Design division_float_32, start of the top module:
module division_float_32(clock, start, operand1, operand2, result, finish, illegal);
==> flow/config.mk <==
export PLATFORM = sky130hd
export DESIGN_NAME = division_float_32
export DESIGN_NICKNAME = division_float_32
export VERILOG_FILES = /design/flow/design.v
export SDC_FILE = /design/flow/constraint.sdc
export NUM_CORES = 4
export LEC_CHECK = 0
export CAP_MARGIN = 20
export CORE_ASPECT_RATIO = 0.71
export CORE_MARGIN = 2
export CORE_UTILIZATION = 61
export CTS_CLUSTER_DIAMETER = 377
export CTS_CLUSTER_SIZE = 37
export HOLD_SLACK_MARGIN = 0.29
export PLACE_DENSITY_LB_ADDON = 0.03
export SETUP_SLACK_MARGIN = 0.86
export SLEW_MARGIN = 20
export TNS_END_PERCENT = 15
==> flow/constraint.sdc <==
create_clock -name core_clock -period 2.94 [get_ports {clock}]
set_input_delay 0.5880 -clock core_clock [delete_from_list [all_inputs] [get_ports {clock}]]
set_output_delay 0.5880 -clock core_clock [all_outputs]
set_load 0.01 [all_outputs]
run.sh (not shown) runs the stock make flow with config.mk's settings and CLKGATE_MAP_FILE=.
The starting point did not get past global routing (5_1_grt) with GRT-0232.
Rerun with:
==> flow/config.mk (replaced) <==
export PLATFORM = sky130hd
export DESIGN_NAME = division_float_32
export DESIGN_NICKNAME = division_float_32
export VERILOG_FILES = /design/flow/design.v
export SDC_FILE = /design/flow/constraint.sdc
export NUM_CORES = 4
export LEC_CHECK = 0
export ABC_AREA = 1
export CAP_MARGIN = 20
export CORE_MARGIN = 2
export CORE_UTILIZATION = 68
export PLACE_DENSITY = 0.38
export SLEW_MARGIN = 20
==> flow/constraint.sdc (replaced) <==
create_clock -name core_clock -period 4.77 [get_ports {clock}]
set_input_delay 0.9540 -clock core_clock [delete_from_list [all_inputs] [get_ports {clock}]]
set_output_delay 0.9540 -clock core_clock [all_outputs]
set_load 0.01 [all_outputs]
What happened:
- Now the flow passed the timing, design-rule and antenna checks
- synthesized cell count goes up by 59%
- area after synthesis goes up by 18%
- die size goes up by 6.0%

---

v35:
division_float_32 again, from the RTL that the note above started with.
==> flow/config.mk <==
export PLATFORM = sky130hd
export DESIGN_NAME = division_float_32
export DESIGN_NICKNAME = division_float_32
export VERILOG_FILES = /design/flow/design.v
export SDC_FILE = /design/flow/constraint.sdc
export NUM_CORES = 4
export LEC_CHECK = 0
export ABC_AREA = 1
export CAP_MARGIN = 0
export CORE_MARGIN = 2
export CORE_UTILIZATION = 72
export CTS_CLUSTER_DIAMETER = 400
export CTS_CLUSTER_SIZE = 10
export PLACE_DENSITY_LB_ADDON = 0.09
export SLEW_MARGIN = 20
==> flow/constraint.sdc <==
create_clock -name core_clock -period 4.77 [get_ports {clock}]
set_input_delay 0.9540 -clock core_clock [delete_from_list [all_inputs] [get_ports {clock}]]
set_output_delay 0.9540 -clock core_clock [all_outputs]
set_load 0.01 [all_outputs]
[inputs] v43 vs v35
- ABC_AREA no longer set, was 1
- CAP_MARGIN now 20, was 0
- CTS_CLUSTER_SIZE now 37, was 10
- SETUP_SLACK_MARGIN now 0.86, previously not set
- PLACE_DENSITY_LB_ADDON no longer set, was 0.09
- CTS_CLUSTER_DIAMETER no longer set, was 400
- CORE_UTILIZATION now 58, was 72
- HOLD_SLACK_MARGIN now 0.29, previously not set
- the clock period (ns, I/O delays scaled along) now 2.94, was 4.77
- Comparing v35 and v43, the one run not ending clean was v43.
- As the logs show, v43 stopped at global routing (5_1_grt) after a tool error, so it never reached the end of the flow.
- Looking at share of the synthesized netlist area taken by xor and xnor gates across v35 and v43, the one that comes out lower is v35.
- Taking v35 as the reference point, the setup slack at placement of v43 falls by 1.89 ns.
- Diff v35 -> v43 | total cell area reported by yosys after synthesis | decrease of about 15%
- From v35 to v43 the numbers moved as follows: total number of placement rows grew by about 3%, total half-perimeter wirelength after legalization and detailed placement shrank by 9.8 mm.
- The higher share of synthesized area spent on multiplexers came out of v43.
- Netlist area before placement: v35 and v43 compared, lower one is v43
- In the tables for v35 and v43, count of unique library cells instantiated by Yosys reads lower with v35.
- [compare] base=v35 new=v43: post-synthesis share of cell area spent on and-or and or-and gates saw an increase, synthesized cell count saw a decrease, total die area saw an increase.
### v43 -> v59
- swapping 58 for 66 in CORE_UTILIZATION
- clearing SETUP_SLACK_MARGIN, which used to be 0.86
- clearing HOLD_SLACK_MARGIN, which used to be 0.29
- clearing CTS_CLUSTER_SIZE, which used to be 37
- swapping 2.94 for 4.07 in the clock period (ns, I/O delays scaled along)
==> comparison <==
- Worst setup slack before clock tree synthesis | v59 above v43
- Note that the cell total after placement recorded for v43 amounts to 1.06 times the value seen in v59.
- Status: post-synthesis share of cell area spent on and-or and or-and gates parity (v59, v43)
- Diff v43 -> v59 | core footprint | down by more than 10%
- Compared with v43, v59 shows a final HPWL from detailed placement that is about 3.4% lower.
- Multiplexer share of the synthesized area: v43 vs v59 identical
- Measured against each other, v43 and v59 differ in count of cells resized by post-cts repair, the higher figure coming from v43.
- Going from v43 to v59, netlist area before placement comparable, total die size now sits lower.
- The flow ended early for v59: it failed with a tool error in global routing (5_1_grt).
Relative to v59, the following input files were edited for v39:
- swapping 66 for 40 in CORE_UTILIZATION
- swapping 4.07 for 5.5 in the clock period (ns, I/O delays scaled along)
--- outcome ---
| total die size | v39 vs v59 | worse |. The flow ran to completion for all of v59 and v39 but v59, which stopped partway. global routing (5_1_grt): v59 exited with error. Compared with v59, v39 shows a routability congestion estimate that is 0.060 lower. Measured against v59, the cell area after placement of v39 comes out at 0.838 times the reference value. Post-CTS resize count ends up lower on v39.
Edits applied to the flow inputs when going from v39 to v58:
- swapping 40 for 48 in CORE_UTILIZATION
- putting MAX_ROUTING_LAYER at met4 where nothing was set
- putting ABC_AREA at 1 where nothing was set
- putting CTS_CLUSTER_DIAMETER at 202 where nothing was set
- putting CELL_PAD_IN_SITES_GLOBAL_PLACEMENT at 3 where nothing was set
- putting MIN_ROUTING_LAYER at met2 where nothing was set
- swapping 20 for 30 in CAP_MARGIN
- putting SETUP_SLACK_MARGIN at 1.48 where nothing was set
Diff v39 -> v58: full die area now smaller; total cells reported by yosys after synthesis now larger. Lower number of rows created at floorplan among v39 and v58: v58. Width of the die of v58 falls short of that of v39 slightly. Tool error GPL-0301 stopped v58 during global placement without I/O (3_1_place_gp_skip_io); no final results. The lower effective utilization at floorplan came out of v39. The share of async-settable or async-resettable flops after synthesis was comparable across v39 and v58. [v58] area fraction in mux cells fell 2.5 points relative to v39. The final reports for v58 and v39 show synthesized chip area reported by yosys higher in the former. v58 vs. v39: synthesized cell count climbed about 60%; synthesized netlist net count climbed 1570.
> inputs changed (v58 -> v30)
- changing CORE_UTILIZATION from 48 to 68
- removing CELL_PAD_IN_SITES_GLOBAL_PLACEMENT (formerly 3)
- removing MAX_ROUTING_LAYER (formerly met4)
- removing CTS_CLUSTER_DIAMETER (formerly 202)
- removing ABC_AREA (formerly 1)
- setting CTS_CLUSTER_SIZE to 62 for the first time
- removing MIN_ROUTING_LAYER (formerly met2)
- changing CAP_MARGIN from 30 to 20
- changing SETUP_SLACK_MARGIN from 1.48 to 0.76
- changing the clock period (ns, I/O delays scaled along) from 5.5 to 4.98
### Flow results
The remaining runs in v58 and v30 completed every stage, whereas v58 halted early. v30 reports a lower horizontal die dimension than v58 does. Taking v58 as the reference, in v30 post-synthesis sequential area ratio increased 4.0 points; area reported by Yosys stat decreased about 15%; share of synthesized cell area in full adder, half adder and majority cells increased 2.6 points; die area decreased 21000 um2.

---

Starting RTL as in the previous note.
## division_float_32
module division_float_32(clock, start, operand1, operand2, result, finish, illegal);
Settings: LEC_CHECK=0, CAP_MARGIN=0, CELL_PAD_IN_SITES_DETAIL_PLACEMENT=1, CORE_ASPECT_RATIO=1.13, CORE_MARGIN=2, CORE_UTILIZATION=40, CTS_CLUSTER_DIAMETER=200, GPL_TIMING_DRIVEN=0, MAX_ROUTING_LAYER=met4, MIN_ROUTING_LAYER=met2, PLACE_DENSITY=0.75, SLEW_MARGIN=20, TNS_END_PERCENT=45; clock period 3.57 ns.
The starting point did not get past global routing.
Edit:
Settings changed: ABC_AREA set to 1, CAP_MARGIN 0 to 20, CELL_PAD_IN_SITES_DETAIL_PLACEMENT 1 to not set, CORE_ASPECT_RATIO 1.13 to not set, CTS_CLUSTER_DIAMETER 200 to 202, GPL_TIMING_DRIVEN 0 to not set, MAX_ROUTING_LAYER met4 to not set, MIN_ROUTING_LAYER met2 to not set, PLACE_DENSITY 0.75 to not set, SETUP_SLACK_MARGIN set to 1.48, TNS_END_PERCENT 45 to not set.
Clock period 3.57 ns to 5.5 ns, I/O delays scaled along.
=>
- The changed run completed with no timing, DRC or antenna violations
- die size increases by 18%
- synthesized area climbs by 18%
- synthesized cell count climbs by 59%
Edit:
Settings changed: ABC_AREA 1 to not set, CORE_UTILIZATION 40 to 69, CTS_CLUSTER_DIAMETER 202 to not set, CTS_CLUSTER_SIZE set to 25, SETUP_SLACK_MARGIN 1.48 to 0.97.
Clock period 5.5 ns to 4.96 ns, I/O delays scaled along.
After rerunning: The new run failed in global routing (GRT-0232); die area came out lower by about 50%; area after synthesis came out lower by about 15%; synthesized cell count came out lower by about 37%.
Edit:
Settings changed: CORE_UTILIZATION 69 to 33, CTS_CLUSTER_SIZE 25 to not set, SETUP_SLACK_MARGIN 0.97 to not set.
Clock period 4.96 ns to 5.05 ns, I/O delays scaled along.
What happened: The changed run produced a clean layout. Die size grows by 110%. Synthesized area does not change. Synthesized cell count stays the same.
Edit:
Settings changed: CORE_UTILIZATION 33 to 58, SETUP_SLACK_MARGIN set to 1.13.
Clock period 5.05 ns to 4.07 ns, I/O delays scaled along.
Result: The new run reached the layout checks and failed them: negative setup slack. Power goes up by well over a third. Synthesized area stays the same. Global-route usage goes up by 21 points. Wire length goes up by well over a third. Cell area goes up by a quarter to a third. Worst hold slack improved by 4.2 ps. Clock skew goes up by 17 ps. Register-to-register slack got worse by 1500 ps. Clock power goes up by about a fifth. Die size goes down by well over a third. Critical path depth goes down by 1.
Power figures rest on the tool's default switching activity, not on a simulated workload.
